[flow/run.sh]
#!/bin/bash
# the make line also repeats each setting of config.mk as NAME=value (left out here)
make -C /OpenROAD-flow-scripts/flow DESIGN_CONFIG=/design/flow/config.mk WORK_HOME=/design/flow/orfs CLKGATE_MAP_FILE= finish
[flow/config.mk]
export PLATFORM = sky130hd
export DESIGN_NAME = sha256_core
export DESIGN_NICKNAME = sha256_core
export VERILOG_FILES = /design/flow/design.v
export SDC_FILE = /design/flow/constraint.sdc
export NUM_CORES = 4
export LEC_CHECK = 0
export CAP_MARGIN = 20
export CORE_MARGIN = 2
export CORE_UTILIZATION = 40
export PLACE_DENSITY = 0.6
export SLEW_MARGIN = 20
[flow/constraint.sdc]
create_clock -name core_clock -period 11.6 [get_ports {clk}]
set_input_delay 2.3200 -clock core_clock [delete_from_list [all_inputs] [get_ports {clk}]]
set_output_delay 2.3200 -clock core_clock [all_outputs]
set_load 0.01 [all_outputs]
[flow/design.v]
`timescale 1ns / 1ps
module compression(
    input [31:0] Ki, Wi,
    input [31:0] ain, bin, cin, din, ein, fin, gin, hin,
    output [31:0] aout, bout, cout, dout, eout, fout, gout, hout
    );
    wire [31:0] S0, S1, T1, T2, Ch_efg, Maj_abc;
    assign S0 = ({ain[1:0],ain[31:2]}) ^ ({ain[12:0],ain[31:13]}) ^ ({ain[21:0],ain[31:22]});
    assign S1 = ({ein[5:0],ein[31:6]}) ^ ({ein[10:0],ein[31:11]}) ^ ({ein[24:0],ein[31:25]});
    assign Maj_abc = (ain & bin) ^ (ain & cin) ^ (bin & cin);
    assign Ch_efg = (ein & fin) ^ (~ein & gin);
    assign T1 = hin + S1 + Ch_efg + Ki + Wi;
    assign T2 = S0 + Maj_abc;
    assign aout = T1 + T2;
    assign bout = ain;
    assign cout = bin;
    assign dout = cin;
    assign eout = din + T1;
    assign fout = ein;
    assign gout = fin;
    assign hout = gin;
endmodule
`timescale 1ns / 1ps
module sigma0(
    input [31:0] X,
    output [31:0] Y
    );
    assign Y = {X[6:0], X[31:7]} ^ {X[17:0], X[31:18]} ^ {3'b000, X[31:3]};
endmodule
module sigma1(
    input [31:0] X,
    output [31:0] Y
    );
    assign Y = {X[16:0], X[31:17]} ^ {X[18:0], X[31:19]} ^ {10'b0000000000, X[31:10]};
endmodule
module expander(
    input [31:0] Wm16, Wm15, Wm7, Wm2,
    output [31:0] Wnext
    );
    wire [31:0] sigmaL0Out, sigmaL1Out;
    sigma0 s0(.X(Wm15), .Y(sigmaL0Out));
    sigma1 s1(.X(Wm2), .Y(sigmaL1Out));
    assign Wnext = sigmaL1Out + Wm7 + sigmaL0Out + Wm16;
endmodule
`timescale 1ns / 1ps
module sha256_core(
    input clk, rst_n,
    input start,                
    input init,                 
    input [511:0] block,        
    output reg ready,
    output reg done,
    output [255:0] hash
    );
    localparam
        H01 = 32'h6A09E667,
        H02 = 32'hBB67AE85,
        H03 = 32'h3C6EF372,
        H04 = 32'hA54FF53A,
        H05 = 32'h510E527F,
        H06 = 32'h9B05688C,
        H07 = 32'h1F83D9AB,
        H08 = 32'h5BE0CD19;
    reg [31:0] H0, H1, H2, H3, H4, H5, H6, H7;
    reg [31:0] a, b, c, d, e, f, g, h;
    reg [31:0] W [0:15];
    reg [6:0] counter;
    reg busy;
    reg [31:0] Ki;
    always @(*)
        begin
            case(counter[5:0])
            6'd0:  Ki = 32'h428a2f98; 6'd1:  Ki = 32'h71374491; 6'd2:  Ki = 32'hb5c0fbcf; 6'd3:  Ki = 32'he9b5dba5;
            6'd4:  Ki = 32'h3956c25b; 6'd5:  Ki = 32'h59f111f1; 6'd6:  Ki = 32'h923f82a4; 6'd7:  Ki = 32'hab1c5ed5;
            6'd8:  Ki = 32'hd807aa98; 6'd9:  Ki = 32'h12835b01; 6'd10: Ki = 32'h243185be; 6'd11: Ki = 32'h550c7dc3;
            6'd12: Ki = 32'h72be5d74; 6'd13: Ki = 32'h80deb1fe; 6'd14: Ki = 32'h9bdc06a7; 6'd15: Ki = 32'hc19bf174;
            6'd16: Ki = 32'he49b69c1; 6'd17: Ki = 32'hefbe4786; 6'd18: Ki = 32'h0fc19dc6; 6'd19: Ki = 32'h240ca1cc;
            6'd20: Ki = 32'h2de92c6f; 6'd21: Ki = 32'h4a7484aa; 6'd22: Ki = 32'h5cb0a9dc; 6'd23: Ki = 32'h76f988da;
            6'd24: Ki = 32'h983e5152; 6'd25: Ki = 32'ha831c66d; 6'd26: Ki = 32'hb00327c8; 6'd27: Ki = 32'hbf597fc7;
            6'd28: Ki = 32'hc6e00bf3; 6'd29: Ki = 32'hd5a79147; 6'd30: Ki = 32'h06ca6351; 6'd31: Ki = 32'h14292967;
            6'd32: Ki = 32'h27b70a85; 6'd33: Ki = 32'h2e1b2138; 6'd34: Ki = 32'h4d2c6dfc; 6'd35: Ki = 32'h53380d13;
            6'd36: Ki = 32'h650a7354; 6'd37: Ki = 32'h766a0abb; 6'd38: Ki = 32'h81c2c92e; 6'd39: Ki = 32'h92722c85;
            6'd40: Ki = 32'ha2bfe8a1; 6'd41: Ki = 32'ha81a664b; 6'd42: Ki = 32'hc24b8b70; 6'd43: Ki = 32'hc76c51a3;
            6'd44: Ki = 32'hd192e819; 6'd45: Ki = 32'hd6990624; 6'd46: Ki = 32'hf40e3585; 6'd47: Ki = 32'h106aa070;
            6'd48: Ki = 32'h19a4c116; 6'd49: Ki = 32'h1e376c08; 6'd50: Ki = 32'h2748774c; 6'd51: Ki = 32'h34b0bcb5;
            6'd52: Ki = 32'h391c0cb3; 6'd53: Ki = 32'h4ed8aa4a; 6'd54: Ki = 32'h5b9cca4f; 6'd55: Ki = 32'h682e6ff3;
            6'd56: Ki = 32'h748f82ee; 6'd57: Ki = 32'h78a5636f; 6'd58: Ki = 32'h84c87814; 6'd59: Ki = 32'h8cc70208;
            6'd60: Ki = 32'h90befffa; 6'd61: Ki = 32'ha4506ceb; 6'd62: Ki = 32'hbef9a3f7; default: Ki = 32'hc67178f2;
            endcase
        end
    wire [31:0] an, bn, cn, dn, en, fn, gn, hn;
    wire [31:0] Wnext;
    compression u_compression(
        .Ki(Ki), .Wi(W[0]),
        .ain(a), .bin(b), .cin(c), .din(d), .ein(e), .fin(f), .gin(g), .hin(h),
        .aout(an), .bout(bn), .cout(cn), .dout(dn), .eout(en), .fout(fn), .gout(gn), .hout(hn)
        );
    expander u_expander(
        .Wm16(W[0]), .Wm15(W[1]), .Wm7(W[9]), .Wm2(W[14]),
        .Wnext(Wnext)
        );
    assign hash = {H0, H1, H2, H3, H4, H5, H6, H7};
    integer i;
    always @(posedge clk)
        begin
            if (~rst_n)
                begin
                    H0 <= H01; H1 <= H02; H2 <= H03; H3 <= H04;
                    H4 <= H05; H5 <= H06; H6 <= H07; H7 <= H08;
                    counter <= 0;
                    busy <= 0;
                    ready <= 1;
                    done <= 0;
                end
            else
                begin
                    done <= 0;
                    if (ready && start)
                        begin
                            if (init)
                                begin
                                    H0 <= H01; H1 <= H02; H2 <= H03; H3 <= H04;
                                    H4 <= H05; H5 <= H06; H6 <= H07; H7 <= H08;
                                    a <= H01; b <= H02; c <= H03; d <= H04;
                                    e <= H05; f <= H06; g <= H07; h <= H08;
                                end
                            else
                                begin
                                    a <= H0; b <= H1; c <= H2; d <= H3;
                                    e <= H4; f <= H5; g <= H6; h <= H7;
                                end
                            for (i = 0; i < 16; i = i + 1)
                                W[i] <= block[511-32*i -: 32];
                            counter <= 0;
                            busy <= 1;
                            ready <= 0;
                        end
                    else if (busy)
                        begin
                            if (counter == 64)
                                begin
                                    H0 <= H0 + a; H1 <= H1 + b; H2 <= H2 + c; H3 <= H3 + d;
                                    H4 <= H4 + e; H5 <= H5 + f; H6 <= H6 + g; H7 <= H7 + h;
                                    busy <= 0;
                                    ready <= 1;
                                    done <= 1;
                                end
                            else
                                begin
                                    a <= an; b <= bn; c <= cn; d <= dn;
                                    e <= en; f <= fn; g <= gn; h <= hn;
                                    for (i = 0; i < 15; i = i + 1)
                                        W[i] <= W[i+1];
                                    W[15] <= Wnext;
                                    counter <= counter + 1;
                                end
                        end
                end
        end
endmodule
==> Changelog: implementation, run 1 <==
### Implementation results

* Worst min-delay path category: flip-flop to flip-flop
* Final ANT Viol Nets at 0
* Seq/Total Area, Yosys at 40.6%
* Final core utilization at 48.1%
* CP max stage cell: o41ai_1
* Yosys stat cell total at 8,226
* Unique masters post-synth at 90
* Syn Nets at 9,327
* Chip Area at 182,000 µm²
* IO Port Bufs at 773
* Worst setup path start: e[10]
* Setup crit start kind: flip-flop
* RSZ-0062 raised after global routing: no
* Remaining DRCs at 0
* Number of CTS-inserted buffers at 131
* Post-CTS Setup Inserts at 0
* Post-route setup TNS at 0 ns
* Die W at 427 µm
* Max H-tree Level at 4
* Top post-synthesis cells by area: edfxtp_1, nand2_1, dfxtp_1
* Max-area cell share at 32.3%
* Drt pass-1 iters at 6
* Tool warnings at 57
* Floorplan core area at 178,000 µm²
* Fin nets at 9,865
* Max Buffers Root-to-Sink at 3
* Layout area overhead at 19.7%
* Placer Congestion at 0.977
* CP delay by family, top: AND-OR/OR-AND gates
* Basic Gates by Area at 19.0%
* Tmin final at 7.98 ns
* Via count at 64,100
* Tcrit/Tclk final at 68.8%
* Synthesized instance count at 8,226
* Prevailing post-synth register cell: edfxtp_1
* Adder share at 12.3%
* Row Count at 155
* Routed wire length at 311,000 µm
* Async set-reset flop share out of synthesis at 0%
* IO Count at 774
* Worst-path clk slew at 0.06 ns
* Clk sinks at 1,066
* Chip Height at 427 µm
* #FFs+latches synth at 1,066
* Fillers at 17,000
* Endpoints failing setup at 0
* Resize count post-CTS at 0
* Worst Path Required at 12.12 ns
* Fmax achieved at 125 MHz
* XOR Share, Synth at 6.88%
* Commonest cells post-synth: nand2_1, edfxtp_1, o21ai_0
* Clock tree from TritonCTS: built
* Iter 0 DRT Violations at 8,429
* CTS root buf: clkbuf_16
* Critical path endpoint category: flip-flop
* Ao+oa area frac at 15.5%
* Critical path buffer and inverter count at 5
* Slowest cell delay on critical path at 0.86 ns
* Worst-Margin Slew at 1.09 ns
* Critical R2R Launch: e[10]
* Critical path class: flip-flop to flip-flop
* Status: timing/DRC/antenna clean
* Reg2reg end: a[30]
* CP Capture Point: a[30]
* Hold_sp: W[5][24]
* Antenna violations before repair at 36
* Fin. max-slew vios at 0
* Yosys chip area at 71,500 µm²
* Late-Pin Clk Latency at 0.84 ns
* # hold bufs at CTS at 0
* Hpwl dp at 236,000 µm
* Max Cap Viol at 0
* Synthesis Warnings at 3
* Leading area contributor after synthesis: edfxtp_1
* First-pass GRT wire length at 434,000 µm
* Most frequent cell after synthesis: nand2_1
* Post-synthesis cell area at 71,500 µm²
* Post-Syn Area per Cell at 8.69 µm²
* R2R depth at 27
* Vias in the first global route at 59,600
* WL per Instance at 27.6 µm
* Routed vias/inst at 5.69
* Hold Path Sink: W[4][24]
* Clk_skew at 0.0367 ns
* Hold Path Depth at 2
* Max-Slew Margin vs Limit at 26.3%
* Core Util at FP at 40.2%
* EDFF count, synth at 768
* Top comb family, area: simple AND/OR/NAND/NOR gates
* Max FO, Critical Path at 6
* Multiplexer share at 0.611%
* Grt total ovfl at 0
* Stages on the worst setup path at 27
* Gr usage total at 33.0%
* Final hold vios at 0
* CP dominant cell by count: inv_1
* CP arrival at 8.50 ns
* R2r setup slk at 3.62 ns
* Largest net degree at the start of global routing at 199
metal layers:
layer | track usage (%) | wire, µm | up-vias
met3 | 6.80 | 27900 | 471
met4 | 13.8 | 13100 | 12
met1 | 47.2 | 134000 | 31200
met5 | 0 | 79 | -
li1 | - | - | 29300
met2 | 48.3 | 135000 | 3083
stage by stage:
step           hold slack (ns)  cells  instance area [µm²]  setup WS, ns
2_1_floorplan            0.480   8226                71600         -4.22
3_3_place_gp             0.493  11000                81200          3.95
3_5_place_dp             0.494  11000                81200          3.88
4_1_cts                  0.505  11200                85500          3.81
5_1_grt                  0.525  11200                85600          3.29
6_report                 0.506  11300                85600          3.62
cell type report:
type,instances,area [µm²],area share [%]
multi-input combinational,6191,38900,45.5
tap,2355,2950,3.44
clock inverter,74,856,1.00
clock buffer,162,3450,4.03
sequential,1066,29000,33.9
inverter,528,1980,2.32
antenna,30,75.1,0.0877
timing repair buffer,846,8330,9.74
==> inputs of run 2 (changes only) <==
CORE_UTILIZATION = 57   (was 40)
PLACE_DENSITY = unset   (was 0.6)
clock period = 4.35 ns   (was 11.6 ns; I/O delays follow)
==> run 2 against run 1 <==
Net effect: now fails the layout checks on setup timing; largest cell class unchanged; non-clock buffer count is 944 higher; synthesized cell count stayed put; flip-flop count stayed put; critical path type unchanged; highest routed layer unchanged; critical path depth is 3 higher; first-iteration DRC count is 65% higher.
==> Changelog: implementation, run 2 <==
### Implementation results

* Synthesis Warnings at 3 (unchanged)
* Floorplan core area at 124,000 µm² (-30%)
* Late-Pin Clk Latency at 0.81 ns (-0.03 ns)
* Final core utilization at 76.9% (+29 points)
* Ao+oa area frac at 15.5% (unchanged)
* Worst-Margin Slew at 1.12 ns (+0.0205 ns)
* IO Count at 774 (unchanged)
* Gr usage total at 48.2% (+15 points)
* Synthesized instance count at 8,226 (unchanged)
* Drt pass-1 iters at 12 (+6)
* Leading area contributor after synthesis: edfxtp_1
* Multiplexer share at 0.611% (unchanged)
* Post-Syn Area per Cell at 8.69 µm² (unchanged)
* Hold slack at 0.432 ns (-0.0744 ns)
* Adder share at 12.3% (unchanged)
* Syn Nets at 9,327 (unchanged)
* Placed insts at 11,100 (+1.2%)
* Max FO, Critical Path at 3 (-3)
* EDFF count, synth at 768 (unchanged)
* Fin. max-slew vios at 0 (unchanged)
* Fin nets at 10,800 (+9.4%)
* Stages on the worst setup path at 30 (+11%)
* Seq/Total Area, Yosys at 40.6% (unchanged)
* Critical path class: flip-flop to flip-flop
* Post-route setup TNS at -107.79 ns (-107.79 ns)
* Clk_skew at 0.0843 ns (+0.0476 ns)
* Commonest cells post-synth: nand2_1, edfxtp_1, o21ai_0
* XOR Share, Synth at 6.88% (unchanged)
* CTS root buf: clkbuf_16
* WL per Instance at 28.2 µm (+2.3%)
* Critical path endpoint category: flip-flop
* Top comb family, area: simple AND/OR/NAND/NOR gates
* Max H-tree Level at 3 (-1)
* Status: complete, but fails checks
* R2R depth at 30 (+11%)
* Worst min-delay path category: input port to flip-flop
* Remaining DRCs at 0 (unchanged)
* # hold bufs at CTS at 0 (unchanged)
* Fillers at 8,011 (-53%)
* Top post-synthesis cells by area: edfxtp_1, nand2_1, dfxtp_1
* Max-area cell share at 32.3% (unchanged)
* Placer Congestion at 1.02 (+4.4%)
* Critical R2R Launch: e[3]
* Core Util at FP at 57.6% (+17 points)
* Routed vias/inst at 6.41 (+13%)
* Endpoints failing setup at 76 (+76)
* Async set-reset flop share out of synthesis at 0% (unchanged)
* Hpwl dp at 232,000 µm (-1.5%)
* Iter 0 DRT Violations at 13,900 (+65%)
* Reg2reg end: e[31]
* Chip Area at 128,000 µm² (-30%)
* RSZ-0062 raised after global routing: yes
* Worst-path clk slew at 0.07 ns (about the same)
* Worst setup path start: e[3]
* Storage element area at 29,000 µm² (unchanged)
* Final ANT Viol Nets at 0 (unchanged)
* Tcrit/Tclk final at 161% (+92 points)
* IO Port Bufs at 773 (unchanged)
* Setup ws final at -2.65 ns (-6.27 ns)
* CP dominant cell by count: buf_6
* Antenna violations before repair at 55 (+53%)
* Final hold vios at 0 (unchanged)
* Tmin final at 7.00 ns (-0.977 ns)
* #FFs+latches synth at 1,066 (unchanged)
* Via count at 73,600 (+15%)
* Row Count at 129 (-17%)
* Non-filler instance count after layout at 11,500 (+2.1%)
* Critical path buffer and inverter count at 8 (+3)
* Layout area overhead at 33.5%
* Most frequent cell after synthesis: nand2_1
* Hold Path Depth at 2 (unchanged)
* Setup crit start kind: flip-flop
* Post-synthesis cell area at 71,500 µm² (unchanged)
* Hold Path Sink: H0[14]
* Max-Slew Margin vs Limit at 25.7% (-0.60 points)
* CP Capture Point: e[31]
* Vias in the first global route at 70,500 (+18%)
* Clock tree from TritonCTS: built
* Tool warnings at 73 (+28%)
* Largest net degree at the start of global routing at 220 (+11%)
* Worst Path Required at 4.84 ns (-7.28 ns)
* Chip Height at 358 µm (-16%)
* Unique masters post-synth at 90 (unchanged)
* Comb area at 42,000 µm² (+7.8%)
* Hold_sp: rst_n
* Slowest cell delay on critical path at 0.49 ns (-0.37 ns)
* Yosys chip area at 71,500 µm² (unchanged)
* Prevailing post-synth register cell: edfxtp_1
* Max Cap Viol at 0 (unchanged)
* Basic Gates by Area at 19.0% (unchanged)
* First-pass GRT wire length at 456,000 µm (+4.9%)
* R2r setup slk at -2.65 ns (-6.27 ns)
* CP max stage cell: fa_1
* Number of CTS-inserted buffers at 112 (-15%)
* Die W at 358 µm (-16%)
* Clk sinks at 1,066 (unchanged)
* Grt total ovfl at 0 (unchanged)
* CP arrival at 7.49 ns (-1.01 ns)
* Yosys stat cell total at 8,226 (unchanged)
* Max Buffers Root-to-Sink at 3 (unchanged)
* CP delay by family, top: AND-OR/OR-AND gates
* Fmax achieved at 143 MHz (+14%)
* Routed wire length at 324,000 µm (+4.4%)
* Blocking Checks: setup timing
## run 2: per-layer routing
metal  vias up  track usage (%)  wire length (µm)  share of wire, %
met2      6309             71.0            138000                43
met5         -                0                87             0.027
met3      1611             14.0             45000                14
met4        14             32.2             27700               8.5
met1     34500             61.6            114000                35
li1      31200                -                 -                 -
## run 2: cell type report
type                            instances  share of cell area [%]
Multi-Input combinational cell       6191                    44.0
Sequential cell                      1066                    30.4
Timing Repair Buffer                 1790                    17.1
Clock buffer                          146                    3.28
Tap cell                             1637                    2.15
Inverter                              528                    2.09
Clock inverter                         66                   0.819
Antenna cell                           61                   0.160
## run 2: what timing repair did
| action | in CTS | in global routing |
|---|---|---|
| setup buffers | 81 | 55 |
| cloned | 0 | 0 |
| endpoints found under the setup margin | 80 | 87 |
| pin swaps | 222 | 199 |
| hold endpoints to repair | 0 | 0 |
| gates resized | 391 | 214 |
## run 2: stage by stage
step	setup slack [ns]	instance area, µm²
after floorplan	-10.02	72100
after global placement	-2.53	87700
after detailed placement	-2.64	87700
after CTS	-2.33	94000
after global routing	-2.73	95400
final	-2.65	95500
==> inputs of run 3 (changes only) <==
CORE_UTILIZATION = 70   (was 57)
CTS_CLUSTER_SIZE = 39   (was unset)
HOLD_SLACK_MARGIN = -0.09   (was unset)
MAX_ROUTING_LAYER = met4   (was unset)
clock period = 6.26 ns   (was 4.35 ns; I/O delays follow)
==> run 3 against run 2 <==
Net effect: the run now fails in 5_1_grt; die size shrank 18%; synthesized cell count is the same; synthesized area is the same.
==> Changelog: implementation, run 3 <==
### Implementation results

* Async set-reset flop share out of synthesis at 0% (unchanged)
* Commonest cells post-synth: nand2_1, edfxtp_1, o21ai_0
* Status: aborted with a tool error
* Tool Error: [ERROR GRT-0116] Global routing finished with congestion. Check the congestion regions in the DRC Viewer.
* Chip Area at 105,000 µm² (-18%)
* Seq/Total Area, Yosys at 40.6% (unchanged)
* Row Count at 117 (-9.3%)
* IO Count at 774 (unchanged)
* XOR Share, Synth at 6.88% (unchanged)
* # hold bufs at CTS at 0 (unchanged)
* Max Buffers Root-to-Sink at 3 (unchanged)
* Die W at 324 µm (-9.7%)
* Most frequent cell after synthesis: nand2_1
* Chip Height at 324 µm (-9.7%)
* #FFs+latches synth at 1,066 (unchanged)
* Post-Syn Area per Cell at 8.69 µm² (unchanged)
* Yosys chip area at 71,500 µm² (unchanged)
* Clk sinks at 1,066 (unchanged)
* Synthesized instance count at 8,226 (unchanged)
* Unique masters post-synth at 90 (unchanged)
* Ao+oa area frac at 15.5% (unchanged)
* IO Port Bufs at 773 (unchanged)
* Floorplan core area at 102,000 µm² (-18%)
* Hpwl dp at 214,000 µm (-8.0%)
* Grt total ovfl at 1
* Leading area contributor after synthesis: edfxtp_1
* Yosys stat cell total at 8,226 (unchanged)
* Adder share at 12.3% (unchanged)
* Syn Nets at 9,327 (unchanged)
* Gr usage total at 62.7%
* Placer Congestion at 1.16 (+14%)
* Top post-synthesis cells by area: edfxtp_1, nand2_1, dfxtp_1
* Core Util at FP at 70.4% (+13 points)
* Stopped at: 5_1_grt
* CTS root buf: clkbuf_16
* Number of CTS-inserted buffers at 112 (unchanged)
* Max-area cell share at 32.3% (unchanged)
* Basic Gates by Area at 19.0% (unchanged)
* Prevailing post-synth register cell: edfxtp_1
* Top comb family, area: simple AND/OR/NAND/NOR gates
* Post-synthesis cell area at 71,500 µm² (unchanged)
* Synthesis Warnings at 3 (unchanged)
* Area after DPL at 83,300 µm² (-5.1%)
* EDFF count, synth at 768 (unchanged)
* Multiplexer share at 0.611% (unchanged)
* Max H-tree Level at 3 (unchanged)
[run 3: per-stage QoR]
step / setup TNS (ns) / util, % / setup WS (ns) / cells
floorplan: -6521.16 / - / -8.49 / 8226
global placement: -7.04 / 82.0 / -0.449 / 10400
detailed placement: -12.79 / 82.0 / -0.669 / 10400
CTS: -6.25 / 86.4 / -0.449 / 10600
[run 3: timing repair]
item	in CTS
gates resized	112
pin swaps	87
endpoints found under the setup margin	35
setup buffers	26
[run 3: routing by layer]
metal | overflow | global-route usage, %
met1 | 0 | 66.9
met5 | - | -
met3 | 0 | 33.9
met2 | 1 | 82.3
met4 | 0 | 57.5
==> inputs of run 4 (changes only) <==
ABC_AREA = 1   (was unset)
CAP_MARGIN = 40   (was 20)
CORE_ASPECT_RATIO = 0.5   (was unset)
CORE_UTILIZATION = 72   (was 70)
CTS_CLUSTER_DIAMETER = 355   (was unset)
CTS_CLUSTER_SIZE = 15   (was 39)
HOLD_SLACK_MARGIN = unset   (was -0.09)
MAX_ROUTING_LAYER = unset   (was met4)
PLACE_DENSITY_LB_ADDON = 0.07   (was unset)
SETUP_SLACK_MARGIN = 0.92   (was unset)
TNS_END_PERCENT = 5   (was unset)
clock period = 3.77 ns   (was 6.26 ns; I/O delays follow)
==> run 4 against run 3 <==
Net effect: the run again fails in 5_1_grt; synthesized cell count increased by 23%; die size increased by 4.4%; synthesized area increased by 7.2%.
==> Changelog: implementation, run 4 <==
### Implementation results

* Unique masters post-synth at 52 (-42%)
* Post-synthesis cell area at 76,700 µm² (+7.2%)
* Max Buffers Root-to-Sink at 3 (unchanged)
* Number of CTS-inserted buffers at 81 (-28%)
* Area after DPL at 90,800 µm² (+9.1%)
* Hpwl dp at 242,000 µm (+13%)
* Syn Nets at 11,200 (+21%)
* Max-area cell share at 30.1% (-2.2 points)
* Multiplexer share at 0% (-0.61 points)
* Top post-synthesis cells by area: edfxtp_1, nand2_1, dfxtp_1
* CTS root buf: clkbuf_16
* Async set-reset flop share out of synthesis at 0% (unchanged)
* Placer Congestion at 1.25 (+8.3%)
* Most frequent cell after synthesis: nand2_1
* Adder share at 11.5% (-0.86 points)
* Stopped at: 5_1_grt
* XOR Share, Synth at 3.88% (-3.0 points)
* EDFF count, synth at 768 (unchanged)
* IO Port Bufs at 773 (unchanged)
* Chip Area at 109,000 µm² (+4.4%)
* Row Count at 84 (-28%)
* Grt total ovfl at 63
* Leading area contributor after synthesis: edfxtp_1
* Yosys stat cell total at 10,100 (+23%)
* Max H-tree Level at 3 (unchanged)
* Status: aborted with a tool error
* Yosys chip area at 76,700 µm² (+7.2%)
* Placed insts at 12,700 (+23%)
* IO Count at 774 (unchanged)
* Tool Error: [ERROR GRT-0116] Global routing finished with congestion. Check the congestion regions in the DRC Viewer.
* Basic Gates by Area at 24.8% (+5.9 points)
* Top comb family, area: simple AND/OR/NAND/NOR gates
* Core Util at FP at 72.8% (+2.4 points)
* Synthesized instance count at 10,100 (+23%)
* Floorplan core area at 105,000 µm² (+3.7%)
* Post-Syn Area per Cell at 7.56 µm² (-13%)
* Prevailing post-synth register cell: edfxtp_1
* Clk sinks at 1,066 (unchanged)
* Seq/Total Area, Yosys at 37.9% (-2.7 points)
* Gr usage total at 73.5%
* Ao+oa area frac at 14.4% (-1.1 points)
* #FFs+latches synth at 1,066 (unchanged)
* Synthesis Warnings at 3 (unchanged)
* Commonest cells post-synth: nand2_1, inv_1, o21ai_0
* Chip Height at 235 µm (-27%)
* Die W at 465 µm (+44%)
## run 4: through the flow
step	setup WS [ns]	utilization [%]
after CTS	-2.10	90.3
after detailed placement	-2.61	86.2
after global placement	-2.34	86.2
after floorplan	-10.33	-
## run 4: per-layer routing
metal	overflow	GRT usage, %
met5	0	23.3
met4	31	71.7
met3	4	57.4
met2	28	91.6
met1	0	73.9
## run 4: timing repair
action,CTS
setup endpoints to repair,117
hold buffers,0
setup buffers,27
gates resized,399
hold endpoints to repair,0
pin swaps,86
==> inputs of run 5 (changes only) <==
ABC_AREA = unset   (was 1)
CAP_MARGIN = 20   (was 40)
CORE_ASPECT_RATIO = unset   (was 0.5)
CORE_UTILIZATION = 66   (was 72)
CTS_CLUSTER_DIAMETER = unset   (was 355)
CTS_CLUSTER_SIZE = unset   (was 15)
MAX_ROUTING_LAYER = met4   (was unset)
PLACE_DENSITY = 0.6   (was unset)
PLACE_DENSITY_LB_ADDON = unset   (was 0.07)
SETUP_SLACK_MARGIN = unset   (was 0.92)
TNS_END_PERCENT = unset   (was 5)
clock period = 6.37 ns   (was 3.77 ns; I/O delays follow)
==> run 5 against run 4 <==
Net effect: now fails the layout checks on setup timing; synthesized area decreased by 6.7%; synthesized cell count decreased by 19%; die size increased by 1.6%.
==> Changelog: implementation, run 5 <==
### Implementation results

* Status: complete, but fails checks
* Blocking Checks: setup timing
* Non-filler instance count after layout at 10,700
* IO Port Bufs at 773 (unchanged)
* Die W at 333 µm (-28%)
* Fin. max-slew vios at 0
* Largest net degree at the start of global routing at 237
* Max-Slew Margin vs Limit at 18.4%
* Tcrit/Tclk final at 108%
* Leading area contributor after synthesis: edfxtp_1
* Multiplexer share at 0.611% (+0.61 points)
* Tool warnings at 76
* Critical R2R Launch: e[1]
* Chip Height at 333 µm (+42%)
* Async set-reset flop share out of synthesis at 0% (unchanged)
* Most frequent cell after synthesis: nand2_1
* Area after DPL at 83,000 µm² (-8.6%)
* CP max stage cell: fa_1
* Clk sinks at 1,066 (unchanged)
* Final hold vios at 0
* Max H-tree Level at 3 (unchanged)
* Routed vias/inst at 6.83
* Fmax achieved at 146 MHz
* R2r setup slk at -0.49 ns
* CP dominant cell by count: fa_1
* Layout area overhead at 23.1%
* Pre-CTS setup slack at -0.664 ns (+1.94 ns)
* Worst setup path start: e[1]
* EDFF count, synth at 768 (unchanged)
* Worst min-delay path category: flip-flop to flip-flop
* Max FO, Critical Path at 2
* CP delay by family, top: adder cells
* Worst-Margin Slew at 1.22 ns
* Grt total ovfl at 0
* Stages on the worst setup path at 33
* Critical path endpoint category: flip-flop
* Ao+oa area frac at 15.5% (+1.1 points)
* Prevailing post-synth register cell: edfxtp_1
* Antenna violations before repair at 65
* Seq/Total Area, Yosys at 40.6% (+2.7 points)
* Synthesized instance count at 8,226 (-19%)
* Top comb family, area: simple AND/OR/NAND/NOR gates
* Post-Syn Area per Cell at 8.69 µm² (+15%)
* Setup crit start kind: flip-flop
* Gr usage total at 54.7%
* Worst-path clk slew at 0.07 ns
* Routed wire length at 307,000 µm
* WL per Instance at 28.7 µm
* Slowest cell delay on critical path at 0.57 ns
* Top post-synthesis cells by area: edfxtp_1, nand2_1, dfxtp_1
* IO Count at 774 (unchanged)
* Core Util at FP at 66.7% (-6.1 points)
* Placed insts at 10,400 (-18%)
* Drt pass-1 iters at 19
* RSZ-0062 raised after global routing: yes
* R2R depth at 33
* Hold_sp: W[6][13]
* XOR Share, Synth at 6.88% (+3.0 points)
* Yosys stat cell total at 8,226 (-19%)
* Unique masters post-synth at 90 (+73%)
* Late-Pin Clk Latency at 0.79 ns
* Critical path buffer and inverter count at 7
* Via count at 73,100
* Hold Path Depth at 2
* Yosys chip area at 71,500 µm² (-6.7%)
* Commonest cells post-synth: nand2_1, edfxtp_1, o21ai_0
* Max-area cell share at 32.3% (+2.2 points)
* Clk_skew at 0.0559 ns
* CTS root buf: clkbuf_16
* Hpwl dp at 213,000 µm (-12%)
* Fin nets at 10,200
* CP Capture Point: a[25]
* Vias in the first global route at 69,300
* CP arrival at 7.34 ns
* Tmin final at 6.86 ns
* Floorplan core area at 107,000 µm² (+1.8%)
* Max Buffers Root-to-Sink at 3 (unchanged)
* Placer Congestion at 1.13 (-9.8%)
* Adder share at 12.3% (+0.86 points)
* #FFs+latches synth at 1,066 (unchanged)
* Hold Path Sink: W[5][13]
* Chip Area at 111,000 µm² (+1.6%)
* Worst Path Required at 6.85 ns
* Setup ws final at -0.488 ns
* Max Cap Viol at 0
* Row Count at 120 (+43%)
* Final ANT Viol Nets at 0
* First-pass GRT wire length at 439,000 µm
* Synthesis Warnings at 3 (unchanged)
* Critical path class: flip-flop to flip-flop
* Iter 0 DRT Violations at 13,900
* Post-route cell area at 88,000 µm²
* Remaining DRCs at 0
* Post-synthesis cell area at 71,500 µm² (-6.7%)
* Basic Gates by Area at 19.0% (-5.9 points)
* # hold bufs at CTS at 0 (unchanged)
* Reg2reg end: a[25]
* Endpoints failing setup at 22
* Syn Nets at 9,327 (-17%)
* Number of CTS-inserted buffers at 112 (+38%)
* Clock tree from TritonCTS: built
-- run 5: metrics by stage --
stage / utilization [%] / setup TNS (ns) / hold slack [ns]
floorplan: - / -6453.43 / 0.480
global placement: 77.4 / -7.54 / 0.490
detailed placement: 77.4 / -12.52 / 0.498
CTS: 81.6 / -3.98 / 0.502
global route: 82.1 / -11.49 / 0.533
finish: 82.1 / -5.59 / 0.511
-- run 5: area by class of cell --
class                      count  area (µm²)
clock buffer                 145        3050
fill                        6225       19200
antenna                       78         195
inverter                     528        1980
timing repair buffer        1231       11400
multi-input combinational   6191       39800
sequential                  1066       29000
tap                         1403        1760
clock inverter                69         807
-- run 5: repair_timing --
item,in CTS,in global routing
buffers inserted,22,10
setup endpoints to repair,32,36
pin swaps,85,74
gates cloned,0,0
gates resized,117,77
-- run 5: metal layers --
| metal | vias up | global-route usage, % | wire [µm] |
|---|---|---|---|
| met3 | 2049 | 19.2 | 49700 |
| met5 | - | - | 0 |
| met2 | 7410 | 76.5 | 127000 |
| li1 | 30100 | - | - |
| met4 | 0 | 39.9 | 31700 |
| met1 | 33500 | 65.1 | 99300 |
==> inputs of run 6 (changes only) <==
CORE_UTILIZATION = 65   (was 66)
clock period = 6.74 ns   (was 6.37 ns; I/O delays follow)
==> run 6 against run 5 <==
Net effect: still fails the layout checks on setup timing; final area fell by 0.81%; flip-flop count stayed put; hold slack improved by 0.0013 ns; synthesized cell count unchanged; clock skew decreased by 0.015 ns; utilization down 2.0 points; final cell count shrank 0.46%; wire length down 1.4%.
==> Changelog: implementation, run 6 <==
### Implementation results

* Status: complete, but fails checks
* Blocking Checks: setup timing
* Hold Path Depth at 2 (unchanged)
* Endpoints failing setup at 6 (-73%)
* Tmin final at 6.94 ns (+0.0854 ns)
* Multiplexer share at 0.611% (unchanged)
* Ao+oa area frac at 15.5% (unchanged)
* Commonest cells post-synth: nand2_1, edfxtp_1, o21ai_0
* Leading area contributor after synthesis: edfxtp_1
* Grt total ovfl at 0 (unchanged)
* CP max stage cell: fa_1
* Largest net degree at the start of global routing at 212 (-11%)
* Post-synthesis cell area at 71,500 µm² (unchanged)
* Final ANT Viol Nets at 0 (unchanged)
* R2R depth at 28 (-15%)
* Chip Area at 113,000 µm² (+1.5%)
* Syn Nets at 9,327 (unchanged)
* Floorplan core area at 109,000 µm² (+1.7%)
* XOR Share, Synth at 6.88% (unchanged)
* Placed insts at 10,400 (-0.36%)
* Clk_skew at 0.0413 ns (-0.0147 ns)
* Max-area cell share at 32.3% (unchanged)
* Synthesis Warnings at 3 (unchanged)
* Clock tree from TritonCTS: built
* Critical path class: flip-flop to flip-flop
* Post-route setup TNS at -0.500 ns (+5.09 ns)
* Reg2reg end: a[31]
* Layout area overhead at 22.1%
* Iter 0 DRT Violations at 13,500 (-3.0%)
* First-pass GRT wire length at 428,000 µm (-2.7%)
* Adder share at 12.3% (unchanged)
* Pre-CTS setup slack at -0.351 ns (+0.313 ns)
* R2r setup slk at -0.20 ns (+0.28 ns)
* Slowest cell delay on critical path at 0.55 ns (-0.02 ns)
* Critical path endpoint category: flip-flop
* CP arrival at 7.43 ns (+0.09 ns)
* IO Count at 774 (unchanged)
* Max-Slew Margin vs Limit at 15.5% (-2.9 points)
* Unique masters post-synth at 90 (unchanged)
* Die W at 336 µm (+0.76%)
* Number of CTS-inserted buffers at 112 (unchanged)
* Antenna violations before repair at 63 (-3.1%)
* #FFs+latches synth at 1,066 (unchanged)
* Yosys chip area at 71,500 µm² (unchanged)
* Critical R2R Launch: e[5]
* Fillers at 6,712 (+7.8%)
* Max Cap Viol at 0 (unchanged)
* Gr usage total at 52.7% (-2.0 points)
* Fin nets at 10,200 (-0.58%)
* CP delay by family, top: adder cells
* Seq/Total Area, Yosys at 40.6% (unchanged)
* Prevailing post-synth register cell: edfxtp_1
* Worst-Margin Slew at 1.27 ns (+0.0434 ns)
* Async set-reset flop share out of synthesis at 0% (unchanged)
* Hold slack at 0.513 ns (+0.00129 ns)
* Placer Congestion at 1.14 (+0.43%)
* Final hold vios at 0 (unchanged)
* Drt pass-1 iters at 14 (-5)
* Core Util at FP at 65.6% (-1.1 points)
* Hpwl dp at 216,000 µm (+1.3%)
* Max H-tree Level at 3 (unchanged)
* Critical path buffer and inverter count at 6 (-1)
* Hold Path Sink: W[6][24]
* Stages on the worst setup path at 28 (-15%)
* Routed wire length at 303,000 µm (-1.4%)
* Vias in the first global route at 67,500 (-2.6%)
* Clk sinks at 1,066 (unchanged)
* Fmax achieved at 144 MHz (-1.2%)
* Setup ws final at -0.204 ns (+0.285 ns)
* Basic Gates by Area at 19.0% (unchanged)
* Routed vias/inst at 6.75 (-1.1%)
* Worst min-delay path category: flip-flop to flip-flop
* Worst Path Required at 7.23 ns (+0.38 ns)
* Worst-path clk slew at 0.07 ns (about the same)
* Tool warnings at 77 (+1.3%)
* EDFF count, synth at 768 (unchanged)
* CTS root buf: clkbuf_16
* Yosys stat cell total at 8,226 (unchanged)
* Max Buffers Root-to-Sink at 3 (unchanged)
* Late-Pin Clk Latency at 0.77 ns (-0.02 ns)
* CP Capture Point: a[31]
* RSZ-0062 raised after global routing: yes
* Non-filler instance count after layout at 10,700 (-0.46%)
* Remaining DRCs at 0 (unchanged)
* Max FO, Critical Path at 3 (+1)
* IO Port Bufs at 773 (unchanged)
* Post-Syn Area per Cell at 8.69 µm² (unchanged)
* Top comb family, area: simple AND/OR/NAND/NOR gates
* Top post-synthesis cells by area: edfxtp_1, nand2_1, dfxtp_1
* Setup crit start kind: flip-flop
* Most frequent cell after synthesis: nand2_1
* Chip Height at 336 µm (+0.76%)
* Worst setup path start: e[5]
* WL per Instance at 28.4 µm (-0.98%)
* Tcrit/Tclk final at 103% (-4.6 points)
* Hold_sp: W[7][24]
* Row Count at 121 (+0.83%)
* Fin. max-slew vios at 0 (unchanged)
* # hold bufs at CTS at 0 (unchanged)
* Synthesized instance count at 8,226 (unchanged)
* Via count at 72,000 (-1.6%)
[run 6: through the flow]
step	utilization (%)	instance area, µm²
floorplan	-	71600
global placement	75.7	82500
detailed placement	75.7	82500
CTS	79.5	86600
global route	80.1	87300
finish	80.1	87300
[run 6: routing by layer]
layer  share of wire [%]  track usage, %
met4                 9.6            36.4
met3                  16            17.7
met1                  33            64.5
met5                   0               -
met2                  41            73.4
[run 6: timing repair]
item                       CTS  global route
setup endpoints to repair   21            30
pin swaps                   55            65
gates resized               76            97
buffers inserted             8            14
[run 6: final cells by class]
type,count,area (µm²),share of cell area (%)
tap,1414,1770,2.03
sequential,1066,29000,33.2
clock buffer,145,3100,3.55
timing repair buffer,1172,10900,12.5
antenna,78,195,0.224
clock inverter,68,682,0.781
inverter,528,1980,2.27
multi-input combinational,6191,39600,45.4
==> inputs of run 7 (changes only) <==
ABC_AREA = 0   (was unset)
CAP_MARGIN = 10   (was 20)
CELL_PAD_IN_SITES_DETAIL_PLACEMENT = 0   (was unset)
CORE_UTILIZATION = 66   (was 65)
PLACE_DENSITY = unset   (was 0.6)
SLEW_MARGIN = 15   (was 20)
clock period = 5.79 ns   (was 6.74 ns; I/O delays follow)
==> run 7 against run 6 <==
Net effect: the layout still fails its checks (setup timing); clock skew grew 0.021 ns; first-iteration DRC count grew 17%; final area grew 2.5%; sequential share of layout area shrank 0.83 points; global-route usage grew 3.0 points; flip-flop count is the same; hold slack lost 0.0096 ns; register-to-register slack lost 1.2 ns; largest cell class unchanged.
==> Changelog: implementation, run 7 <==
### Implementation results

* Final core utilization at 83.5% (+3.4 points)
* Worst min-delay path category: flip-flop to flip-flop
* Chip Area at 111,000 µm² (-1.5%)
* Tool warnings at 86 (+12%)
* Via count at 76,200 (+5.8%)
* Commonest cells post-synth: nand2_1, edfxtp_1, o21ai_0
* Critical path buffer and inverter count at 6 (unchanged)
* Critical path endpoint category: flip-flop
* Hold_sp: W[10][30]
* IO Count at 774 (unchanged)
* CP Capture Point: e[28]
* Max Cap Viol at 0 (unchanged)
* Setup crit start kind: flip-flop
* Remaining DRCs at 0 (unchanged)
* Most frequent cell after synthesis: nand2_1
* Worst Path Required at 6.27 ns (-0.96 ns)
* Post-Syn Area per Cell at 8.69 µm² (unchanged)
* Fin. max-slew vios at 0 (unchanged)
* Fmax achieved at 139 MHz (-3.2%)
* Leading area contributor after synthesis: edfxtp_1
* Worst-path clk slew at 0.07 ns (about the same)
* Worst-Margin Slew at 1.30 ns (+0.0357 ns)
* Max Buffers Root-to-Sink at 3 (unchanged)
* Unique masters post-synth at 90 (unchanged)
* Max FO, Critical Path at 3 (unchanged)
* Iter 0 DRT Violations at 15,800 (+17%)
* Grt total ovfl at 0 (unchanged)
* Endpoints failing setup at 49 (+43)
* RSZ-0062 raised after global routing: yes
* Placer Congestion at 1.12 (-1.2%)
* Vias in the first global route at 70,900 (+4.9%)
* Row Count at 120 (-0.83%)
* Adder share at 12.3% (unchanged)
* Number of CTS-inserted buffers at 112 (unchanged)
* Hold Path Sink: W[9][30]
* Hpwl dp at 215,000 µm (about the same)
* Stages on the worst setup path at 29 (+3.6%)
* CP arrival at 7.65 ns (+0.22 ns)
* WL per Instance at 30.4 µm (+7.0%)
* Clk sinks at 1,066 (unchanged)
* Basic Gates by Area at 19.0% (unchanged)
* Top comb family, area: simple AND/OR/NAND/NOR gates
* Chip Height at 333 µm (-0.75%)
* Tcrit/Tclk final at 124% (+21 points)
* Drt pass-1 iters at 15 (+1)
* Hold Path Depth at 2 (unchanged)
* Prevailing post-synth register cell: edfxtp_1
* Syn Nets at 9,327 (unchanged)
* Die W at 333 µm (-0.75%)
* IO Port Bufs at 773 (unchanged)
* Max-area cell share at 32.3% (unchanged)
* Layout area overhead at 25.2%
* XOR Share, Synth at 6.88% (unchanged)
* Synthesis Warnings at 3 (unchanged)
* Gr usage total at 55.7% (+3.0 points)
* CTS root buf: clkbuf_16
* Fin nets at 10,300 (+1.7%)
* Floorplan core area at 107,000 µm² (-1.7%)
* Ao+oa area frac at 15.5% (unchanged)
* Largest net degree at the start of global routing at 222 (+4.7%)
* Setup ws final at -1.38 ns (-1.18 ns)
* Post-synthesis cell area at 71,500 µm² (unchanged)
* Status: complete, but fails checks
* CP delay by family, top: AND-OR/OR-AND gates
* Multiplexer share at 0.611% (unchanged)
* Yosys stat cell total at 8,226 (unchanged)
* Blocking Checks: setup timing
* Yosys chip area at 71,500 µm² (unchanged)
* Async set-reset flop share out of synthesis at 0% (unchanged)
* Top post-synthesis cells by area: edfxtp_1, nand2_1, dfxtp_1
* Core Util at FP at 66.7% (+1.1 points)
* Max H-tree Level at 3 (unchanged)
* R2r setup slk at -1.38 ns (-1.18 ns)
* Routed wire length at 330,000 µm (+8.9%)
* Critical path class: flip-flop to flip-flop
* Late-Pin Clk Latency at 0.79 ns (+0.02 ns)
* #FFs+latches synth at 1,066 (unchanged)
* Final ANT Viol Nets at 0 (unchanged)
* Clk_skew at 0.0628 ns (+0.0215 ns)
* Worst setup path start: e[1]
* Max-Slew Margin vs Limit at 12.9% (-2.6 points)
* CP max stage cell: fa_1
* Antenna violations before repair at 75 (+19%)
* Post-route setup TNS at -37.63 ns (-37.13 ns)
* R2R depth at 29 (+3.6%)
* Reg2reg end: e[28]
* Final hold vios at 0 (unchanged)
* Slowest cell delay on critical path at 0.51 ns (-0.04 ns)
* Seq/Total Area, Yosys at 40.6% (unchanged)
* Critical R2R Launch: e[1]
* EDFF count, synth at 768 (unchanged)
* Synthesized instance count at 8,226 (unchanged)
* Tmin final at 7.17 ns (+0.230 ns)
* Routed vias/inst at 7.02 (+4.0%)
* First-pass GRT wire length at 448,000 µm (+4.7%)
* Clock tree from TritonCTS: built
[run 7: cell type report]
| class | count | area, µm² |
|---|---|---|
| clock buffers | 145 | 3080 |
| diodes | 97 | 243 |
| repair buffers | 1349 | 12500 |
| clock inverters | 69 | 639 |
| fillers | 5783 | 17700 |
| inverters | 528 | 1990 |
| well taps | 1403 | 1760 |
| flip-flops and latches | 1066 | 29000 |
| multi-input cells | 6191 | 40300 |
[run 7: per-layer routing]
metal	GRT usage [%]	up-vias	wire length, µm
met1	64.8	34400	101000
met3	19.9	2891	57500
met4	44.2	0	39800
li1	-	30400	-
met5	-	-	0
met2	77.8	8545	131000
[run 7: stage by stage]
step | worst slack (ns) | std cells | cell area [µm²] | hold WS (ns)
after detailed placement | -1.26 | 10500 | 84100 | 0.498
after floorplan | -8.87 | 8226 | 71900 | 0.480
after CTS | -0.894 | 10700 | 88500 | 0.501
after global placement | -1.18 | 10500 | 84100 | 0.491
after global routing | -1.40 | 10800 | 89500 | 0.521
final | -1.38 | 10800 | 89500 | 0.503
[run 7: repair_timing]
| item | 4_1_cts | 5_1_grt |
|---|---|---|
| pin swaps | 84 | 86 |
| resized | 120 | 130 |
| endpoints found under the setup margin | 45 | 49 |
| buffers inserted | 22 | 31 |
| hold buffers | 0 | 0 |
==> inputs of run 8 (changes only) <==
ABC_AREA = unset   (was 0)
CAP_MARGIN = 20   (was 10)
CELL_PAD_IN_SITES_DETAIL_PLACEMENT = unset   (was 0)
CORE_UTILIZATION = 70   (was 66)
CTS_CLUSTER_SIZE = 37   (was unset)
MAX_ROUTING_LAYER = unset   (was met4)
SLEW_MARGIN = 20   (was 15)
clock period = 6.74 ns   (was 5.79 ns; I/O delays follow)
==> run 8 against run 7 <==
Net effect: the flow now stops in 5_1_grt; synthesized area is the same; synthesized cell count is the same; die size down 5.6%.
==> Changelog: implementation, run 8 <==
### Implementation results

* Status: aborted with a tool error
* Stopped at: 5_1_grt
* Tool Error: [ERROR GRT-0116] Global routing finished with congestion. Check the congestion regions in the DRC Viewer.
* Top post-synthesis cells by area: edfxtp_1, nand2_1, dfxtp_1
* Synthesized instance count at 8,226 (unchanged)
* Synthesis Warnings at 3 (unchanged)
* Prevailing post-synth register cell: edfxtp_1
* Seq/Total Area, Yosys at 40.6% (unchanged)
* Ao+oa area frac at 15.5% (unchanged)
* Post-synthesis cell area at 71,500 µm² (unchanged)
* Placed insts at 10,300 (-2.3%)
* Clk sinks at 1,066 (unchanged)
* Yosys stat cell total at 8,226 (unchanged)
* Commonest cells post-synth: nand2_1, edfxtp_1, o21ai_0
* Gr usage total at 58.9%
* Multiplexer share at 0.611% (unchanged)
* #FFs+latches synth at 1,066 (unchanged)
* Max Buffers Root-to-Sink at 3 (unchanged)
* Top comb family, area: simple AND/OR/NAND/NOR gates
* Core Util at FP at 70.4% (+3.7 points)
* XOR Share, Synth at 6.88% (unchanged)
* Post-Syn Area per Cell at 8.69 µm² (unchanged)
* Floorplan core area at 102,000 µm² (-5.2%)
* Pre-CTS setup slack at -0.374 ns (+0.883 ns)
* Grt total ovfl at 2
* Unique masters post-synth at 90 (unchanged)
* Syn Nets at 9,327 (unchanged)
* Basic Gates by Area at 19.0% (unchanged)
* Max H-tree Level at 3 (unchanged)
* Row Count at 117 (-2.5%)
* Most frequent cell after synthesis: nand2_1
* CTS root buf: clkbuf_16
* # hold bufs at CTS at 0 (unchanged)
* Placer Congestion at 1.10 (-1.9%)
* Async set-reset flop share out of synthesis at 0% (unchanged)
* IO Port Bufs at 773 (unchanged)
* Leading area contributor after synthesis: edfxtp_1
* Yosys chip area at 71,500 µm² (unchanged)
* Max-area cell share at 32.3% (unchanged)
* Chip Height at 324 µm (-2.9%)
* Adder share at 12.3% (unchanged)
* Die W at 324 µm (-2.9%)
* EDFF count, synth at 768 (unchanged)
* Chip Area at 105,000 µm² (-5.6%)
* Number of CTS-inserted buffers at 113 (+0.89%)
* Hpwl dp at 212,000 µm (-1.4%)
* IO Count at 774 (unchanged)
run 8: per-stage QoR:
step / hold WS, ns / instance area [µm²]
floorplan: 0.480 / 71600
global placement: 0.490 / 81900
detailed placement: 0.498 / 81900
CTS: 0.493 / 86100
run 8: per-layer routing:
layer  GRT overflow  global-route usage (%)
met1              0                    65.6
met4              2                    56.0
met2              0                    80.6
met3              0                    29.8
met5              0                    3.75
run 8: repair_timing:
action,4_1_cts
gates resized,76
pin swaps,52
setup buffers,22
setup endpoints to repair,17
==> inputs of run 9 (changes only) <==
CORE_UTILIZATION = 58   (was 70)
CTS_CLUSTER_SIZE = unset   (was 37)
HOLD_SLACK_MARGIN = -0.08   (was unset)
MAX_ROUTING_LAYER = met4   (was unset)
SETUP_SLACK_MARGIN = 1.21   (was unset)
TNS_END_PERCENT = 5   (was unset)
clock period = 4.35 ns   (was 6.74 ns; I/O delays follow)
==> run 9 against run 8 <==
Net effect: now fails the layout checks on setup timing; synthesized area did not move; synthesized cell count did not move; die size rose by 20%.
==> Changelog: implementation, run 9 <==
### Implementation results

* Prevailing post-synth register cell: edfxtp_1
* WL per Instance at 27.9 µm
* Basic Gates by Area at 19.0% (unchanged)
* Chip Height at 355 µm (+9.7%)
* Synthesized instance count at 8,226 (unchanged)
* Post-Syn Area per Cell at 8.69 µm² (unchanged)
* Floorplan core area at 122,000 µm² (+20%)
* Placer Congestion at 1.05 (-4.4%)
* XOR Share, Synth at 6.88% (unchanged)
* Late-Pin Clk Latency at 0.81 ns
* Clk sinks at 1,066 (unchanged)
* Grt total ovfl at 0
* CP dominant cell by count: inv_1
* Endpoints failing setup at 75
* Placed insts at 11,100 (+8.2%)
* Blocking Checks: setup timing
* Status: complete, but fails checks
* Worst setup path start: e[13]
* Adder share at 12.3% (unchanged)
* Post-synthesis cell area at 71,500 µm² (unchanged)
* Via count at 73,200
* Critical path endpoint category: flip-flop
* Hold_sp: W[13][4]
* Largest net degree at the start of global routing at 233
* EDFF count, synth at 768 (unchanged)
* Antenna violations before repair at 57
* Async set-reset flop share out of synthesis at 0% (unchanged)
* Hpwl dp at 231,000 µm (+8.7%)
* Row Count at 128 (+9.4%)
* Yosys chip area at 71,500 µm² (unchanged)
* Fillers at 7,538
* Max-Slew Margin vs Limit at 21.7%
* Fin nets at 10,700
* Reg2reg end: a[31]
* Commonest cells post-synth: nand2_1, edfxtp_1, o21ai_0
* Remaining DRCs at 0
* IO Count at 774 (unchanged)
* Slowest cell delay on critical path at 0.54 ns
* Synthesis Warnings at 3 (unchanged)
* Max H-tree Level at 3 (unchanged)
* Post-route setup TNS at -103.29 ns
* Chip Area at 126,000 µm² (+20%)
* Top post-synthesis cells by area: edfxtp_1, nand2_1, dfxtp_1
* Leading area contributor after synthesis: edfxtp_1
* Yosys stat cell total at 8,226 (unchanged)
* Vias in the first global route at 69,600
* Setup ws final at -2.48 ns
* Fin. max-slew vios at 0
* Worst-Margin Slew at 1.16 ns
* Clock tree from TritonCTS: built
* Max-area cell share at 32.3% (unchanged)
* Drt pass-1 iters at 10
* Worst Path Required at 4.86 ns
* CP max stage cell: fa_1
* CP Capture Point: a[31]
* # hold bufs at CTS at 0 (unchanged)
* Non-filler instance count after layout at 11,400
* Seq/Total Area, Yosys at 40.6% (unchanged)
* Tool warnings at 78
* CP arrival at 7.34 ns
* Final hold vios at 0
* Tcrit/Tclk final at 157%
* Routed wire length at 318,000 µm
* R2r setup slk at -2.48 ns
* Stages on the worst setup path at 30
* CP delay by family, top: adder cells
* Critical path class: flip-flop to flip-flop
* Worst min-delay path category: flip-flop to flip-flop
* R2R depth at 30
* Hold Path Sink: W[12][4]
* Iter 0 DRT Violations at 12,500
* Tmin final at 6.83 ns
* Max Cap Viol at 0
* Unique masters post-synth at 90 (unchanged)
* Ao+oa area frac at 15.5% (unchanged)
* RSZ-0062 raised after global routing: yes
* Gr usage total at 49.4%
* #FFs+latches synth at 1,066 (unchanged)
* Critical path buffer and inverter count at 9
* Fmax achieved at 146 MHz
* Most frequent cell after synthesis: nand2_1
* Die W at 355 µm (+9.7%)
* Final core utilization at 78.4%
* Layout area overhead at 33.8%
* First-pass GRT wire length at 449,000 µm
* Top comb family, area: simple AND/OR/NAND/NOR gates
* Routed vias/inst at 6.42
* Setup crit start kind: flip-flop
* Final ANT Viol Nets at 0
* Hold slack at 0.491 ns
* Hold Path Depth at 2
* Syn Nets at 9,327 (unchanged)
* Max Buffers Root-to-Sink at 3 (unchanged)
* CTS root buf: clkbuf_16
* Number of CTS-inserted buffers at 113 (unchanged)
* Multiplexer share at 0.611% (unchanged)
* Critical R2R Launch: e[13]
* IO Port Bufs at 773 (unchanged)
* Core Util at FP at 58.6% (-12 points)
* Max FO, Critical Path at 3
* Worst-path clk slew at 0.07 ns
* Clk_skew at 0.0653 ns
## run 9: area by class of cell
type / instances / area, µm² / area share, %
multi-input combinational: 6191 / 43000 / 44.9
clock inverter: 77 / 918 / 0.960
tap: 1625 / 2030 / 2.13
antenna: 66 / 165 / 0.173
inverter: 528 / 2010 / 2.11
sequential: 1066 / 29000 / 30.4
timing repair buffer: 1706 / 15500 / 16.2
clock buffer: 138 / 3010 / 3.15
## run 9: layer usage
metal  wire length (µm)  GRT usage [%]
met3              46300           13.3
met1             110000           62.0
met4              26800           30.9
met5                  0              -
met2             135000           70.9
## run 9: repair_timing
action,in CTS,in global routing
buffers inserted,17,13
pin swaps,231,309
cloned,0,0
setup endpoints to repair,183,187
gates resized,542,425
hold endpoints to repair,0,0
## run 9: through the flow
step / area, µm² / setup WS [ns]
after floorplan: 71600 / -10.02
after global placement: 87000 / -2.78
after detailed placement: 87000 / -2.83
after CTS: 93300 / -2.43
after global routing: 95600 / -2.73
final: 95600 / -2.48
==> inputs of run 10 (changes only) <==
CORE_ASPECT_RATIO = 0.84   (was unset)
CORE_MARGIN = 5   (was 2)
CORE_UTILIZATION = 40   (was 58)
CTS_CLUSTER_SIZE = 61   (was unset)
HOLD_SLACK_MARGIN = unset   (was -0.08)
MAX_ROUTING_LAYER = unset   (was met4)
PLACE_DENSITY = 0.6   (was unset)
SETUP_SLACK_MARGIN = unset   (was 1.21)
TNS_END_PERCENT = unset   (was 5)
clock period = 8.0 ns   (was 4.35 ns; I/O delays follow)
==> run 10 against run 9 <==
Net effect: now clean on timing, DRC and antenna; critical path type unchanged; synthesized cell count stayed put; sequential share of layout area up 3.5 points; via count fell by 11%; final cell count fell by 0.94%; hold slack barely moved; synthesized area did not move; global-route usage down 16 points; register-to-register slack better by 2.9 ns; fmax fell by 9.9%.
==> Changelog: implementation, run 10 <==
### Implementation results

* Slowest cell delay on critical path at 0.52 ns (-0.02 ns)
* Hold Path Depth at 2 (unchanged)
* Basic Gates by Area at 19.0% (unchanged)
* Gr usage total at 33.0% (-16 points)
* Tmin final at 7.58 ns (+0.752 ns)
* Setup ws final at 0.421 ns (+2.90 ns)
* Placed insts at 11,100 (-0.30%)
* Adder share at 12.3% (unchanged)
* Worst Path Required at 8.48 ns (+3.62 ns)
* Most frequent cell after synthesis: nand2_1
* First-pass GRT wire length at 447,000 µm (-0.29%)
* Iter 0 DRT Violations at 8,656 (-31%)
* Antenna violations before repair at 32 (-44%)
* Status: timing/DRC/antenna clean
* IO Count at 774 (unchanged)
* CP Capture Point: a[29]
* Vias in the first global route at 59,600 (-14%)
* Prevailing post-synth register cell: edfxtp_1
* Max Cap Viol at 0 (unchanged)
* R2r setup slk at 0.42 ns (+2.90 ns)
* Synthesis Warnings at 3 (unchanged)
* Routed wl met2 at 135,000 µm (about the same)
* # hold bufs at CTS at 0 (unchanged)
* Worst-Margin Slew at 1.20 ns (+0.0406 ns)
* Pre-CTS setup slack at 0.287 ns (+3.12 ns)
* RSZ-0062 raised after global routing: no
* Stages on the worst setup path at 27 (-10%)
* WL per Instance at 28.7 µm (+2.8%)
* Critical path class: flip-flop to flip-flop
* Hold_sp: W[8][26]
* Post-Syn Area per Cell at 8.69 µm² (unchanged)
* Hpwl dp at 252,000 µm (+9.0%)
* R2R depth at 27 (-10%)
* Setup crit start kind: flip-flop
* Post-synthesis cell area at 71,500 µm² (unchanged)
* Critical path buffer and inverter count at 4 (-5)
* Routed length on met1 at 144,000 µm (+30%)
* Via count at 64,900 (-11%)
* Max-area cell share at 32.3% (unchanged)
* Max FO, Critical Path at 4 (+1)
* #FFs+latches synth at 1,066 (unchanged)
* Tcrit/Tclk final at 94.7% (-62 points)
* Max H-tree Level at 3 (unchanged)
* Largest net degree at the start of global routing at 246 (+5.6%)
* Drt pass-1 iters at 6 (-4)
* Yosys stat cell total at 8,226 (unchanged)
* XOR Share, Synth at 6.88% (unchanged)
* Clk sinks at 1,066 (unchanged)
* Chip Area at 187,000 µm² (+49%)
* Remaining DRCs at 0 (unchanged)
* Die W at 471 µm (+33%)
* Leading area contributor after synthesis: edfxtp_1
* Unique masters post-synth at 90 (unchanged)
* Grt total ovfl at 0 (unchanged)
* Chip Height at 397 µm (+12%)
* Clk_skew at 0.0744 ns (+0.00914 ns)
* Syn Nets at 9,327 (unchanged)
* Hold Path Sink: W[7][26]
* Synthesized instance count at 8,226 (unchanged)
* Final core utilization at 48.2% (-30 points)
* Fin. max-slew vios at 0 (unchanged)
* Reg2reg end: a[29]
* Multiplexer share at 0.611% (unchanged)
* CP max stage cell: fa_1
* Worst min-delay path category: flip-flop to flip-flop
* Non-filler instance count after layout at 11,300 (-0.94%)
* Worst-path clk slew at 0.07 ns (about the same)
* Fmax achieved at 132 MHz (-9.9%)
* Layout area overhead at 20.0%
* Critical path endpoint category: flip-flop
* Commonest cells post-synth: nand2_1, edfxtp_1, o21ai_0
* Core Util at FP at 40.2% (-18 points)
* Ao+oa area frac at 15.5% (unchanged)
* Final ANT Viol Nets at 0 (unchanged)
* Late-Pin Clk Latency at 0.81 ns (about the same)
* EDFF count, synth at 768 (unchanged)
* Top sig layer: met5
* CTS root buf: clkbuf_16
* Endpoints failing setup at 0 (-100%)
* CP dominant cell by count: fa_1
* Top comb family, area: simple AND/OR/NAND/NOR gates
* Max Buffers Root-to-Sink at 3 (unchanged)
* Routed wire length at 324,000 µm (+1.9%)
* Seq/Total Area, Yosys at 40.6% (unchanged)
* CP delay by family, top: adder cells
* Row Count at 142 (+11%)
* CP arrival at 8.06 ns (+0.72 ns)
* Final hold vios at 0 (unchanged)
* Async set-reset flop share out of synthesis at 0% (unchanged)
* Max-Slew Margin vs Limit at 19.8% (-1.9 points)
* Met3 routed WL at 35,300 µm (-24%)
* Number of CTS-inserted buffers at 116 (+2.7%)
* Routed vias/inst at 5.75 (-11%)
* Placer Congestion at 0.989 (-6.0%)
* Top post-synthesis cells by area: edfxtp_1, nand2_1, dfxtp_1
* Clock tree from TritonCTS: built
* Floorplan core area at 178,000 µm² (+46%)
* Fin nets at 9,897 (-7.6%)
* Worst setup path start: e[1]
* Critical R2R Launch: e[1]
* Hold slack at 0.491 ns (+0.000375 ns)
* Tool warnings at 60 (-23%)
* IO Port Bufs at 773 (unchanged)
* Yosys chip area at 71,500 µm² (unchanged)
## run 10: metal layers
metal | up-vias | GRT usage (%)
li1 | 29400 | -
met1 | 31600 | 48.9
met2 | 3394 | 47.0
met3 | 447 | 8.68
met4 | 12 | 9.54
met5 | - | 0
## run 10: cell type report
class	instances	area [µm²]
timing repair buffer	893	8810
clock inverter	67	883
antenna	18	45.0
inverter	528	1980
fill	17200	92200
multi-input combinational	6191	38900
clock buffer	151	3170
tap	2376	2970
sequential	1066	29000
## run 10: repair_timing
action	in CTS	in global routing
buffers inserted	0	0
endpoints found under the hold margin	0	0
endpoints found under the setup margin	0	9
resized	0	9
## run 10: stage by stage
stage	setup TNS [ns]	instance area [µm²]
floorplan	-5451.96	71600
global placement	0	81700
detailed placement	0	81700
CTS	0	85700
global route	0	85800
finish	0	85800
